==> flow/design.v <==
`timescale 10ns/1ns
module servo( input clk, input rst, output reg PWM, input [1:0]boton_cambiar_grados );
integer contador;
integer frecuencia;
integer auxContador;
reg C;
always@(posedge clk) begin
if (rst) begin
	PWM<=0;
	contador<=0;
end else begin
PWM<=~boton_cambiar_grados;
	auxContador=auxContador+1;
	if(boton_cambiar_grados==1)
		begin
				contador<= contador +1;                      
				if (contador< 75_000) 
				begin
					PWM <= 1;
				end
				else
				if (contador < 1_900_000)  
				begin
				PWM <= 0;
				end
	end			
	else if(boton_cambiar_grados==2)
		begin
				contador<= contador +1;                      
				if (contador<150_000)  
				begin
					PWM <= 1;
				end
				else
				if (contador < 1_850_000)  
				begin
				PWM <= 0;
				end
	end	
	else if(boton_cambiar_grados==3)
		begin
				contador<= contador +1;                      
				if (contador<240_000)	 
				begin
					PWM <= 1;
				end
				else
				if (contador < 1_800_000)  
				begin
				PWM <= 0;
				end
	end
	if(contador >=2_100_000)  
	begin
		contador <= 0;
	end			
end
end
 endmodule 
module ultrasonido1(input ultra, input clk, input rst, input echo, output reg done, output reg trigger, output reg [15:0] distance);
	parameter divH = 1000; 
	parameter divL = 2000;
	integer countF;
	integer countEcho;
	always @(posedge clk) begin 
		if (rst | ultra) 
		begin 
			countF <= 0;
			trigger <= 0;
		end 
		else 
		begin
			countF <= countF +1;  
			if (countF < divH+1)
				trigger <= 1;
			else
			if (countF < divL+1)
				trigger <= 0;
			else 
				countF <= 0;
		end
	end
	always @(posedge clk) begin
		if (rst) begin
			countEcho <= 0;
			done <= 0;
			distance <= 0;
		end
		else if (echo == 1) begin
			countEcho <= countEcho +1;
			done <= 0;
		end
		else
		begin
			if (echo == 0 & countEcho != 0)	
				distance <= (~countEcho*340)/2000000;
				countEcho <=0;
				done <= 1; 	
		end
	end
endmodule
`timescale 10ns/1ns
 module radar(  input clk, input rst, input echo, input [1:0] boton_cambiar_grados, output done, output trigger,
 output [15:0] distance, output PWM, input ultra);
 servo   servo( .clk (clk), .rst(rst), .PWM(PWM), .boton_cambiar_grados(boton_cambiar_grados));
 ultrasonido1 ultrasonido2( .ultra(ultra), .clk(clk), .rst(rst),  .echo(echo), .done(done), .trigger(trigger),.distance(distance));
 endmodule
clock: 20.2 ns
lec_check: 0
abc_area: 1
cap_margin: 20
cell_pad_in_sites_global_placement: 0
core_aspect_ratio: 1.78
core_margin: 2
core_utilization: 72
cts_cluster_diameter: 393
gpl_routability_driven: 0
place_density_lb_addon: 0.01
slew_margin: 20
tns_end_percent: 25
run.sh (not shown) runs the stock make flow with config.mk's settings and CLKGATE_MAP_FILE=.
The first run completed with no timing, DRC or antenna violations.
==> next run, changes <==
--- a/flow/config.mk
+++ b/flow/config.mk
@@ -11 +11 @@
-export CORE_ASPECT_RATIO = 1.78
+export CORE_ASPECT_RATIO = 0.5
@@ -13,2 +13,2 @@
-export CORE_UTILIZATION = 72
-export CTS_CLUSTER_DIAMETER = 393
+export CORE_UTILIZATION = 64
+export CTS_CLUSTER_DIAMETER = 209
@@ -16,0 +17 @@
+export SETUP_SLACK_MARGIN = 5.0
==> flow/constraint.sdc (replaced) <==
create_clock -name core_clock -period 19.3 [get_ports {clk}]
set_input_delay 3.8600 -clock core_clock [delete_from_list [all_inputs] [get_ports {clk}]]
set_output_delay 3.8600 -clock core_clock [all_outputs]
set_load 0.01 [all_outputs]
Outcome:
- The new run completed without violations
- routed wire length increases by about 30%
- critical path depth increases by 14
- worst setup slack gets better by 0.38 ns
- synthesized cell count does not change
==> next run, changes <==
==> flow/config.mk (replaced) <==
export PLATFORM = sky130hd
export DESIGN_NAME = radar
export DESIGN_NICKNAME = radar
export VERILOG_FILES = /design/flow/design.v
export SDC_FILE = /design/flow/constraint.sdc
export NUM_CORES = 4
export LEC_CHECK = 0
export CAP_MARGIN = 20
export CORE_MARGIN = 2
export CORE_UTILIZATION = 43
export SLEW_MARGIN = 20
==> flow/constraint.sdc (replaced) <==
create_clock -name core_clock -period 23.5 [get_ports {clk}]
set_input_delay 4.7000 -clock core_clock [delete_from_list [all_inputs] [get_ports {clk}]]
set_output_delay 4.7000 -clock core_clock [all_outputs]
set_load 0.01 [all_outputs]
Via count decreases by 27%.
Sequential share of layout area increases by 2.7 points.
Clock-buffer cell count decreases by 1.
Die area grows by 35%.
Critical path depth falls by 59.
Non-clock buffer count went down by 336.
Worst setup slack degrades by 0.57 ns.
Hold slack hardly moves.
Synthesized cell count decreases by 27%.
==> next run, changes <==
--- a/flow/config.mk
+++ b/flow/config.mk
@@ -8 +8,2 @@
-export CAP_MARGIN = 20
+export ABC_AREA = 1
+export CAP_MARGIN = 40
@@ -10 +11,3 @@
-export CORE_UTILIZATION = 43
+export CORE_UTILIZATION = 72
+export CTS_CLUSTER_SIZE = 98
+export PLACE_DENSITY = 0.35
==> flow/constraint.sdc (replaced) <==
create_clock -name core_clock -period 12.0 [get_ports {clk}]
set_input_delay 2.4000 -clock core_clock [delete_from_list [all_inputs] [get_ports {clk}]]
set_output_delay 2.4000 -clock core_clock [all_outputs]
set_load 0.01 [all_outputs]
This time the run died in detailed placement (DPL-0033).
Die size drops by 34%.
Area after synthesis climbs by 9.6%.
Synthesized cell count climbs by 37%.

Setup of onyx:
Starts from the design.v that is shown in full above.
clock: 41.3 ns
lec_check: 0
abc_area: 1
cap_margin: 15
cell_pad_in_sites_detail_placement: 0
cell_pad_in_sites_global_placement: 3
core_aspect_ratio: 1.69
core_margin: 2
core_utilization: 40
cts_cluster_diameter: 129
cts_cluster_size: 55
gpl_timing_driven: 0
hold_slack_margin: 0.09
max_routing_layer: met5
min_routing_layer: met2
place_density: 0.63
setup_slack_margin: 5.0
slew_margin: 10
tns_end_percent: 15
Status: onyx FAILED at global placement without I/O (tool error)
Here is what was changed in the inputs of raven compared with onyx.
Settings: removing CELL_PAD_IN_SITES_GLOBAL_PLACEMENT (formerly 3); removing TNS_END_PERCENT (formerly 15); removing HOLD_SLACK_MARGIN (formerly 0.09); removing MAX_ROUTING_LAYER (formerly met5); changing CAP_MARGIN from 15 to 20; removing MIN_ROUTING_LAYER (formerly met2); removing CELL_PAD_IN_SITES_DETAIL_PLACEMENT (formerly 0); removing PLACE_DENSITY (formerly 0.63); removing CORE_ASPECT_RATIO (formerly 1.69); removing GPL_TIMING_DRIVEN (formerly 0); removing SETUP_SLACK_MARGIN (formerly 5.0); removing CTS_CLUSTER_SIZE (formerly 55); changing CORE_UTILIZATION from 40 to 69; changing SLEW_MARGIN from 10 to 20; removing CTS_CLUSTER_DIAMETER (formerly 129); changing the clock period (ns, I/O delays scaled along) from 41.3 to 12.0.
Findings:
- raven: it failed during clock tree synthesis, and the tool reported DPL-0038.
- raven vs onyx — die area dropped by more than a quarter
- As far as chip area line of the yosys report is concerned, onyx and raven perform about the same.
- Core outline area down 43% in raven wrt onyx
- From raven to onyx, post-synthesis share of cell area spent on full adders, half adders and majority gates did not move at all.
- Between raven and onyx, it is raven whose horizontal extent of the die is lower, by about 1%.
Input changes introduced in ember (baseline for comparison: raven):
Settings: ABC_AREA removed (was 1); CORE_ASPECT_RATIO newly set to 1.6; CORE_UTILIZATION changed from 69 to 40; GPL_ROUTABILITY_DRIVEN newly set to 0; the clock period (ns, I/O delays scaled along) changed from 12.0 to 25.0.
### Flow results
ember completed every stage of the flow, and the final layout passed the timing, DRC and antenna checks.
For the cell count after placement, ember came in 1632 lower than raven did.
Compared with raven, ember shows a higher multiplexer share of the synthesized area.
Comparing raven and ember, number of instances in the synthesized netlist is higher on raven.
### ember -> sierra
Settings: a change of CORE_UTILIZATION from 40 to 17; a deleted CORE_ASPECT_RATIO that had been 1.6; a deleted GPL_ROUTABILITY_DRIVEN that had been 0; a change of the clock period (ns, I/O delays scaled along) from 25.0 to 32.8.
Results
Changes observed in sierra relative to ember: global-route wire length before repair now sits lower; number of standard cells in the layout, taps in and fillers out now sits higher; number of fill cells now sits higher; smallest hold slack now sits at about the same level; total routing resource utilization after global routing now sits lower. sierra vs. ember: setup slack after layout went up by 8.19 ns. There was hardly any difference in worst setup skew after layout between ember and sierra.
### sierra -> yarrow
Settings: a change of CORE_UTILIZATION from 17 to 65; a change of the clock period (ns, I/O delays scaled along) from 32.8 to 17.0.
Notes after the runs:
- yarrow did not finish; a tool error ended it in global routing.
- Compared with sierra, die area in yarrow decreased by more than half.
- Reported for sierra and yarrow, level count of the clock H-tree turned out identical to the last digit.
- The instance count after placement with tap cells included reported for yarrow is smaller than that of sierra by 437.
Input-level comparison between maple and yarrow:
Settings: an added CTS_CLUSTER_SIZE of 100; an added ABC_AREA of 1; a change of CORE_UTILIZATION from 65 to 72; an added CTS_CLUSTER_DIAMETER of 348; an added TNS_END_PERCENT of 10; an added PLACE_DENSITY of 0.87; a change of the clock period (ns, I/O delays scaled along) from 17.0 to 13.9.
Notes after the runs:
Of maple and yarrow, none finishes clean.
Compound-cell area share of the yosys netlist (lower): maple
Sort maple and yarrow by post-synthesis chip area from yosys, descending, and maple comes first.
Compared maple vs yarrow, and unique cell type count in the Yosys netlist is down in maple.

RTL: the design.v shown in full above, as it stands there.
Settings: LEC_CHECK=0, ABC_AREA=1, CAP_MARGIN=20, CORE_MARGIN=2, CORE_UTILIZATION=72, CTS_CLUSTER_DIAMETER=219, CTS_CLUSTER_SIZE=48, HOLD_SLACK_MARGIN=0.29, PLACE_DENSITY_LB_ADDON=0.19, SETUP_SLACK_MARGIN=-1.01, SLEW_MARGIN=20, TNS_END_PERCENT=5; clock period 13.5 ns.
The starting point aborted during 4_1_cts.
Edit:
CORE_UTILIZATION = 71   (was 72)
CTS_CLUSTER_DIAMETER = 239   (was 219)
CTS_CLUSTER_SIZE = default   (was 48)
PLACE_DENSITY_LB_ADDON = 0.26   (was 0.19)
SETUP_SLACK_MARGIN = -0.5   (was -1.01)
TNS_END_PERCENT = default   (was 5)
clock period = 14.6 ns   (was 13.5 ns; I/O delays follow)
Effect: This time the run ended with an error in 5_1_grt with DPL-0038. Die size increases by 1.4%. Synthesized area is unchanged. Synthesized cell count is unchanged.
Edit:
ABC_AREA = default   (was 1)
CORE_UTILIZATION = 40   (was 71)
CTS_CLUSTER_DIAMETER = default   (was 239)
HOLD_SLACK_MARGIN = default   (was 0.29)
PLACE_DENSITY_LB_ADDON = default   (was 0.26)
SETUP_SLACK_MARGIN = default   (was -0.5)
clock period = 23.5 ns   (was 14.6 ns; I/O delays follow)
Effect: Now the flow went through all stages and came out clean; synthesized cell count came out lower by a quarter to a third; synthesized area fell by a little under a tenth; die size goes up by well over a third.
Edit:
ABC_AREA = 1   (was default)
CORE_UTILIZATION = 72   (was 40)
CTS_CLUSTER_SIZE = 15   (was default)
PLACE_DENSITY_LB_ADDON = 0.06   (was default)
clock period = 12.0 ns   (was 23.5 ns; I/O delays follow)
What happened: The new run stopped in 3_5_place_dp; die area is lower by 39%; synthesized cell count rose by about 37%; synthesized area grows by about 10%.
